## router_extended
module router_extended #(
  parameter B2_LAT_BIN  = 1, B2_LAT_DEC  = 8, B2_LAT_DUO  = 6,
  parameter B10_LAT_DEC = 1, B10_LAT_BIN = 6, B10_LAT_DUO = 6,
  parameter B12_LAT_DUO = 1, B12_LAT_BIN = 6, B12_LAT_DEC = 8
)(
  input  wire        clk,
  input  wire        rst,
  input  wire        start,
  input  wire [2:0]  cond_sel,
  input  wire [3:0]  opcode,
  input  wire [15:0] op_a,
  input  wire [15:0] op_b,
  output reg         busy,
  output reg         done,
  output reg  [31:0] result
);
For scale: about 2,400 cells after synthesis, about 160 flip-flops, ~19,000 um^2 of cells after synthesis.
Settings: LEC_CHECK=0, CAP_MARGIN=20, CELL_PAD_IN_SITES_DETAIL_PLACEMENT=0, CELL_PAD_IN_SITES_GLOBAL_PLACEMENT=3, CORE_MARGIN=2, CORE_UTILIZATION=40, CTS_CLUSTER_DIAMETER=395, MAX_ROUTING_LAYER=met4, PLACE_DENSITY_LB_ADDON=0.13, SETUP_SLACK_MARGIN=2.31, SLEW_MARGIN=15; clock period 8.16 ns.
run.sh (not shown) runs the stock make flow with config.mk's settings and CLKGATE_MAP_FILE=.
Next try:
- CELL_PAD_IN_SITES_DETAIL_PLACEMENT: 0 -> default
- CELL_PAD_IN_SITES_GLOBAL_PLACEMENT: 3 -> default
- CORE_UTILIZATION: 40 -> 61
- CTS_CLUSTER_DIAMETER: 395 -> default
- MAX_ROUTING_LAYER: met4 -> default
- PLACE_DENSITY_LB_ADDON: 0.13 -> default
- SETUP_SLACK_MARGIN: 2.31 -> default
- SLEW_MARGIN: 15 -> 20
- clock period: 8.16 -> 4.95 ns (I/O delays scaled with it)
This time the run completed, yet does not pass: negative setup slack.
Routed wire length climbs by 0.49%.
Non-clock buffer count climbs by 139.
Count of clock-buffer cells in the layout drops by 7.
Setup slack gets worse by 2700 ps.
Final cell count drops by 2.3%.
Global-route usage climbs by 11 points.
Flip-flop count is unchanged.
Next try:
- CORE_UTILIZATION: 61 -> 70
- CTS_CLUSTER_SIZE: default -> 35
- SETUP_SLACK_MARGIN: default -> 1.37
Result: Now the flow aborted during global routing (5_1_grt), error GRT-0116; synthesized area does not change; synthesized cell count is unchanged; die area falls by 13%.


The RTL this note starts from:
==> flow/design.v <==
`timescale 1ns/1ps
module base2_alu #(
  parameter LAT_BIN = 1,   
  parameter LAT_DEC = 8,   
  parameter LAT_DUO = 6    
)(
  input  wire        clk,
  input  wire        rst,
  input  wire        start,
  input  wire [3:0]  opcode,
  input  wire [15:0] a,
  input  wire [15:0] b,
  output reg         busy,
  output reg         done,
  output reg  [31:0] result
);
  reg [7:0] countdown;
  wire [7:0] lat_sel =
      (opcode <= 4'd2) ? LAT_BIN :
      ((opcode <= 4'd5) ? LAT_DEC : LAT_DUO);
  wire [31:0] res_bin =
      (opcode==4'd0)   ? (a + b) :
      (opcode==4'd1)   ? (a - b) :
      (opcode==4'd2)   ? (a * b) :
      (opcode==4'd3)   ? (a + b) :
      (opcode==4'd4)   ? (a - b) :
      (opcode==4'd5) ? (a * 16'd10) :
      (opcode==4'd6) ? (a + b) :
      (opcode==4'd7) ? (a - b) :
      (opcode==4'd8)  ? (a * 16'd3) : 32'd0;
  always @(posedge clk) begin
    if (rst) begin
      busy <= 1'b0; done <= 1'b0; countdown <= 8'd0; result <= 32'd0;
    end else begin
      done <= 1'b0;
      if (start && !busy) begin
        busy      <= 1'b1;
        countdown <= (lat_sel==0) ? 1 : lat_sel;
      end else if (busy) begin
        if (countdown > 8'd1) begin
          countdown <= countdown - 8'd1;
        end else begin
          busy   <= 1'b0;
          done   <= 1'b1;
          result <= res_bin;
        end
      end
    end
  end
endmodule
`timescale 1ns/1ps
module base10_alu #(
  parameter LAT_DEC = 1,   
  parameter LAT_BIN = 6,   
  parameter LAT_DUO = 6    
)(
  input  wire        clk,
  input  wire        rst,
  input  wire        start,
  input  wire [3:0]  opcode,
  input  wire [15:0] a,
  input  wire [15:0] b,
  output reg         busy,
  output reg         done,
  output reg  [31:0] result
);
  reg [7:0] countdown;
  wire [7:0] lat_sel =
      ((opcode>=4'd3) && (opcode<=4'd5)) ? LAT_DEC :
      ((opcode<=4'd2) ? LAT_BIN : LAT_DUO);
  wire [31:0] res_bin =
      (opcode==4'd0)   ? (a + b) :
      (opcode==4'd1)   ? (a - b) :
      (opcode==4'd2)   ? (a * b) :
      (opcode==4'd3)   ? (a + b) :
      (opcode==4'd4)   ? (a - b) :
      (opcode==4'd5) ? (a * 16'd10) :
      (opcode==4'd6) ? (a + b) :
      (opcode==4'd7) ? (a - b) :
      (opcode==4'd8)  ? (a * 16'd3) : 32'd0;
  always @(posedge clk) begin
    if (rst) begin
      busy <= 1'b0; done <= 1'b0; countdown <= 8'd0; result <= 32'd0;
    end else begin
      done <= 1'b0;
      if (start && !busy) begin
        busy      <= 1'b1;
        countdown <= (lat_sel==0) ? 1 : lat_sel;
      end else if (busy) begin
        if (countdown > 8'd1) begin
          countdown <= countdown - 8'd1;
        end else begin
          busy   <= 1'b0;
          done   <= 1'b1;
          result <= res_bin;
        end
      end
    end
  end
endmodule
`timescale 1ns/1ps
module base12_alu #(
  parameter LAT_DUO = 1,   
  parameter LAT_BIN = 6,   
  parameter LAT_DEC = 8    
)(
  input  wire        clk,
  input  wire        rst,
  input  wire        start,
  input  wire [3:0]  opcode,
  input  wire [15:0] a,
  input  wire [15:0] b,
  output reg         busy,
  output reg         done,
  output reg  [31:0] result
);
  reg [7:0] countdown;
  wire [7:0] lat_sel =
      ((opcode>=4'd6) && (opcode<=4'd8)) ? LAT_DUO :
      ((opcode<=4'd2) ? LAT_BIN : LAT_DEC);
  wire [31:0] res_bin =
      (opcode==4'd0)   ? (a + b) :
      (opcode==4'd1)   ? (a - b) :
      (opcode==4'd2)   ? (a * b) :
      (opcode==4'd3)   ? (a + b) :
      (opcode==4'd4)   ? (a - b) :
      (opcode==4'd5) ? (a * 16'd10) :
      (opcode==4'd6) ? (a + b) :
      (opcode==4'd7) ? (a - b) :
      (opcode==4'd8)  ? (a * 16'd3) : 32'd0;
  always @(posedge clk) begin
    if (rst) begin
      busy <= 1'b0; done <= 1'b0; countdown <= 8'd0; result <= 32'd0;
    end else begin
      done <= 1'b0;
      if (start && !busy) begin
        busy      <= 1'b1;
        countdown <= (lat_sel==0) ? 1 : lat_sel;
      end else if (busy) begin
        if (countdown > 8'd1) begin
          countdown <= countdown - 8'd1;
        end else begin
          busy   <= 1'b0;
          done   <= 1'b1;
          result <= res_bin;
        end
      end
    end
  end
endmodule
`timescale 1ns/1ps
module router_extended #(
  parameter B2_LAT_BIN  = 1, B2_LAT_DEC  = 8, B2_LAT_DUO  = 6,
  parameter B10_LAT_DEC = 1, B10_LAT_BIN = 6, B10_LAT_DUO = 6,
  parameter B12_LAT_DUO = 1, B12_LAT_BIN = 6, B12_LAT_DEC = 8
)(
  input  wire        clk,
  input  wire        rst,
  input  wire        start,
  input  wire [2:0]  cond_sel,
  input  wire [3:0]  opcode,
  input  wire [15:0] op_a,
  input  wire [15:0] op_b,
  output reg         busy,
  output reg         done,
  output reg  [31:0] result
);
  localparam [1:0] ROUTE_SENTINEL = 2'd3;
  wire [1:0] forced_target = (cond_sel <= 3'd2) ? cond_sel[1:0] : ROUTE_SENTINEL;
  wire [1:0] full_router_target =
      (opcode <= 4'd2)   ? 2'd0 :
      (opcode <= 4'd5) ? 2'd1 :
                                  2'd2;
  localparam [1:0] DUO_FALLBACK_TARGET = (B10_LAT_DUO <= B2_LAT_DUO) ? 2'd1 : 2'd0;
  wire [1:0] router_210_target =
      (opcode <= 4'd2)   ? 2'd0 :
      (opcode <= 4'd5) ? 2'd1 :
                                  DUO_FALLBACK_TARGET;
  wire [1:0] routed_target =
      (forced_target != ROUTE_SENTINEL) ? forced_target :
      (cond_sel == 3'd3) ? full_router_target :
      (cond_sel == 3'd4) ? router_210_target :
                           full_router_target;  
  reg  start_b2, start_b10, start_b12;
  wire busy_b2, done_b2;   wire [31:0] res_b2;
  wire busy_b10, done_b10; wire [31:0] res_b10;
  wire busy_b12, done_b12; wire [31:0] res_b12;
  base2_alu #(.LAT_BIN(B2_LAT_BIN), .LAT_DEC(B2_LAT_DEC), .LAT_DUO(B2_LAT_DUO)) u_b2(
    .clk(clk), .rst(rst), .start(start_b2), .opcode(opcode), .a(op_a), .b(op_b),
    .busy(busy_b2), .done(done_b2), .result(res_b2)
  );
  base10_alu #(.LAT_DEC(B10_LAT_DEC), .LAT_BIN(B10_LAT_BIN), .LAT_DUO(B10_LAT_DUO)) u_b10(
    .clk(clk), .rst(rst), .start(start_b10), .opcode(opcode), .a(op_a), .b(op_b),
    .busy(busy_b10), .done(done_b10), .result(res_b10)
  );
  base12_alu #(.LAT_DUO(B12_LAT_DUO), .LAT_BIN(B12_LAT_BIN), .LAT_DEC(B12_LAT_DEC)) u_b12(
    .clk(clk), .rst(rst), .start(start_b12), .opcode(opcode), .a(op_a), .b(op_b),
    .busy(busy_b12), .done(done_b12), .result(res_b12)
  );
  localparam S_IDLE=0, S_WAIT=1;
  reg [0:0] st;
  always @(posedge clk) begin
    if (rst) begin
      st <= S_IDLE; busy <= 1'b0; done <= 1'b0;
      start_b2 <= 1'b0; start_b10 <= 1'b0; start_b12 <= 1'b0;
      result <= 32'd0;
    end else begin
      done <= 1'b0;
      start_b2 <= 1'b0; start_b10 <= 1'b0; start_b12 <= 1'b0;
      case (st)
        S_IDLE: begin
          if (start) begin
            busy <= 1'b1;
            if (routed_target==2'd0) start_b2  <= 1'b1;
            if (routed_target==2'd1) start_b10 <= 1'b1;
            if (routed_target==2'd2) start_b12 <= 1'b1;
            st <= S_WAIT;
          end
        end
        S_WAIT: begin
          if ( (routed_target==2'd0 && done_b2) ||
               (routed_target==2'd1 && done_b10) ||
               (routed_target==2'd2 && done_b12) ) begin
            result <= (routed_target==2'd0) ? res_b2 :
                      (routed_target==2'd1) ? res_b10 :
                                              res_b12;
            done   <= 1'b1;
            busy   <= 1'b0;
            st     <= S_IDLE;
          end
        end
      endcase
    end
  end
endmodule
clock: 6.61 ns
lec_check: 0
cap_margin: 20
cell_pad_in_sites_global_placement: 0
core_aspect_ratio: 0.71
core_margin: 2
core_utilization: 68
cts_cluster_diameter: 255
cts_cluster_size: 90
gpl_routability_driven: 1
min_routing_layer: met1
place_density_lb_addon: 0.1
setup_slack_margin: -0.0
slew_margin: 40
The starting point completed, yet does not pass: negative setup slack.
Change:
- CELL_PAD_IN_SITES_GLOBAL_PLACEMENT: 0 -> 3
- CORE_ASPECT_RATIO: 0.71 -> 1.81
- CORE_UTILIZATION: 68 -> 34
- CTS_CLUSTER_SIZE: 90 -> not set
- MIN_ROUTING_LAYER: met1 -> met2
- SETUP_SLACK_MARGIN: -0.0 -> 2.03
- clock period: 6.61 -> 7.57 ns (I/O delays scaled with it)
=>
- This time the run ran to the end with no violations
- total power fell by 15%
- design area climbs by 4.9%
- routed wire length is higher by 4.5%
- critical path depth is unchanged
- clock power shrinks by about 10%
- die area goes up by 97%
Change:
- CELL_PAD_IN_SITES_GLOBAL_PLACEMENT: 3 -> not set
- CORE_ASPECT_RATIO: 1.81 -> not set
- CORE_UTILIZATION: 34 -> 40
- CTS_CLUSTER_DIAMETER: 255 -> not set
- GPL_ROUTABILITY_DRIVEN: 1 -> not set
- MIN_ROUTING_LAYER: met2 -> not set
- PLACE_DENSITY_LB_ADDON: 0.1 -> not set
- SETUP_SLACK_MARGIN: 2.03 -> not set
- SLEW_MARGIN: 40 -> 20
- clock period: 7.57 -> 8.87 ns (I/O delays scaled with it)
The new run finished with timing, DRC and antenna clean; utilization goes up by 0.41 points; power falls by 47%; global-route usage fell by 15 points; synthesized cell count does not change; count of clock-buffer cells in the layout decreases by 10; area after synthesis stays the same; wire length shrinks by 21%; hold slack is better by 0.0047 ns; register-to-register slack gains 1.4 ns; non-clock buffer count goes down by 234.
Change:
- CORE_UTILIZATION: 40 -> 34
Effect: Clock-buffer cell count drops by 1; global-route usage drops by 3.9 points; maximum frequency drops by 0.66%; cell count climbs by 4.3%; wire length climbs by 0.45%; sequential power stays flat; final area climbs by 0.75%; total power climbs by 3.0%; die area climbs by 17%; synthesized area is unchanged; setup slack gets worse by 0.055 ns.
Change:
- CORE_UTILIZATION: 34 -> 70
- CTS_CLUSTER_SIZE: not set -> 25
- HOLD_SLACK_MARGIN: not set -> 0.3
- PLACE_DENSITY: not set -> 0.8
- SETUP_SLACK_MARGIN: not set -> 1.3
- clock period: 8.87 -> 7.66 ns (I/O delays scaled with it)
After rerunning:
- Now the flow stopped in global routing with GRT-0232
- area after synthesis is unchanged
- die size goes down by 51%
- synthesized cell count does not change
Change:
- CTS_CLUSTER_SIZE: 25 -> 37
- HOLD_SLACK_MARGIN: 0.3 -> not set
- PLACE_DENSITY: 0.8 -> not set
- SETUP_SLACK_MARGIN: 1.3 -> 0.21
- clock period: 7.66 -> 6.77 ns (I/O delays scaled with it)
This time the run ran to the end with violations: negative setup slack.
Area after synthesis stays the same.
Synthesized cell count does not change.
Die size does not change.
Power and IR drop assume default switching activity.
